==> 07-17 <==
==> flow/design.v <==
module fp1(sig1, sig2, exp1, exp2, sign1, sign2, signew, expnew, signnew);
input wire [10:0] sig1, sig2; 
input wire [3:0] exp1, exp2;
input wire sign1, sign2;
output wire [21:0] signew;
output wire [4:0] expnew;
output wire signnew;
assign expnew = exp1 + exp2 - 3'b111;
assign signew = sig1 * sig2;
assign signnew = sign1 ^ sign2;
endmodule
module fp2(sig, exp, sign, fp_result, under, over);
input wire [21:0] sig;
input wire [4:0] exp;
input wire sign;
output wire [15:0] fp_result;
output wire under, over;
reg [21:0] tempsig;
reg [4:0] tempexp;
reg underflow;
reg overflow;
always @(*)
begin
	if(sig[20]==1'b0)
		begin
			tempsig = sig >> 1;
			tempexp = exp + 1'b1;
		end
	else 
		begin
			tempsig = sig;
			tempexp = exp;
		end
	if (tempexp > 5'd24) underflow = 1'b1;
	else underflow = 1'b0;
	if (tempexp[4]==1) overflow = 1'b1;
	else overflow =1'b0;
end
assign fp_result = {sign, tempexp[3:0], tempsig[19:9] };
assign under = underflow;
assign over = overflow;
endmodule
module fp_mul(clk, op1, op2, result, under, over);
input wire clk;
input wire [15:0] op1, op2;
output reg [15:0] result;
output reg under, over;
reg [15:0] op1reg, op2reg;
wire [21:0] signew;
wire [4:0] expnew;
wire signnew;
wire [15:0] fp_result;
wire fp_under, fp_over;
always @(posedge clk)
begin
	op1reg <= op1;
	op2reg <= op2;
	result <= fp_result;
	under <= fp_under;
	over <= fp_over;
end
fp1 stage1(.sig1(op1reg[10:0]), .sig2(op2reg[10:0]), .exp1(op1reg[14:11]), .exp2(op2reg[14:11]),
	.sign1(op1reg[15]), .sign2(op2reg[15]), .signew(signew), .expnew(expnew), .signnew(signnew));
fp2 stage2(.sig(signew), .exp(expnew), .sign(signnew), .fp_result(fp_result), .under(fp_under), .over(fp_over));
endmodule
==> flow/run.sh <==
#!/bin/bash
# the make line also repeats each setting of config.mk as NAME=value (left out here)
make -C /OpenROAD-flow-scripts/flow DESIGN_CONFIG=/design/flow/config.mk WORK_HOME=/design/flow/orfs CLKGATE_MAP_FILE= finish
==> flow/config.mk <==
export PLATFORM = sky130hd
export DESIGN_NAME = fp_mul
export DESIGN_NICKNAME = fp_mul
export VERILOG_FILES = /design/flow/design.v
export SDC_FILE = /design/flow/constraint.sdc
export NUM_CORES = 4
export LEC_CHECK = 0
export ABC_AREA = 1
export CAP_MARGIN = 20
export CELL_PAD_IN_SITES_DETAIL_PLACEMENT = 0
export CORE_ASPECT_RATIO = 0.83
export CORE_MARGIN = 2
export CORE_UTILIZATION = 68
export CTS_CLUSTER_DIAMETER = 43
export CTS_CLUSTER_SIZE = 75
export HOLD_SLACK_MARGIN = -0.1
export SLEW_MARGIN = 35
export TNS_END_PERCENT = 70
==> flow/constraint.sdc <==
create_clock -name core_clock -period 4.93 [get_ports {clk}]
set_input_delay 0.9860 -clock core_clock [delete_from_list [all_inputs] [get_ports {clk}]]
set_output_delay 0.9860 -clock core_clock [all_outputs]
set_load 0.01 [all_outputs]
==> 01-05: changes against 07-17 <==
ABC_AREA = default   (was 1)
CORE_UTILIZATION = 61   (was 68)
CTS_CLUSTER_SIZE = 99   (was 75)
HOLD_SLACK_MARGIN = default   (was -0.1)
==> flow/constraint.sdc (replaced) <==
create_clock -name core_clock -period 5.04 [get_ports {clk}]
set_input_delay 1.0080 -clock core_clock [delete_from_list [all_inputs] [get_ports {clk}]]
set_output_delay 1.0080 -clock core_clock [all_outputs]
set_load 0.01 [all_outputs]
==> 05-12: changes against 07-17 <==
CELL_PAD_IN_SITES_DETAIL_PLACEMENT = default   (was 0)
CORE_ASPECT_RATIO = default   (was 0.83)
CORE_UTILIZATION = 72   (was 68)
CTS_CLUSTER_DIAMETER = default   (was 43)
CTS_CLUSTER_SIZE = 98   (was 75)
HOLD_SLACK_MARGIN = default   (was -0.1)
SLEW_MARGIN = 20   (was 35)
TNS_END_PERCENT = default   (was 70)
==> flow/constraint.sdc (replaced) <==
create_clock -name core_clock -period 1.59 [get_ports {clk}]
set_input_delay 0.3180 -clock core_clock [delete_from_list [all_inputs] [get_ports {clk}]]
set_output_delay 0.3180 -clock core_clock [all_outputs]
set_load 0.01 [all_outputs]
==> 08-09: changes against 07-17 <==
ABC_AREA = default   (was 1)
CORE_UTILIZATION = 40   (was 68)
CTS_CLUSTER_DIAMETER = 100   (was 43)
CTS_CLUSTER_SIZE = 99   (was 75)
GPL_TIMING_DRIVEN = 0   (was default)
HOLD_SLACK_MARGIN = default   (was -0.1)
PLACE_DENSITY_LB_ADDON = 0.22   (was default)
==> flow/constraint.sdc (replaced) <==
create_clock -name core_clock -period 5.04 [get_ports {clk}]
set_input_delay 1.0080 -clock core_clock [delete_from_list [all_inputs] [get_ports {clk}]]
set_output_delay 1.0080 -clock core_clock [all_outputs]
set_load 0.01 [all_outputs]
==> summary of the runs <==
01-05 ran to the end with violations: setup timing. 07-17 completed with no timing, DRC or antenna violations. 08-09 ran to the end with violations: setup timing. 05-12 did not get past 4_1_cts with DPL-0033.
Total power: 07-17 is lower than 01-05 (about 7%).
Between 07-17 and 08-09, the lower count of clock-buffer cells in the layout is in 07-17 (gap 1).
In 01-05 the design area is lower than in 08-09, by 3.6%.
Register-to-register slack, highest first: 07-17, 01-05, 08-09.
Core utilization, lowest first: 08-09, 01-05, 07-17.
The highest worst hold slack belongs to 07-17, the lowest to 01-05.
Sequential cell count is the same in 07-17 and 08-09.
No activity file was given, so power comes from the tool's default toggle rates.
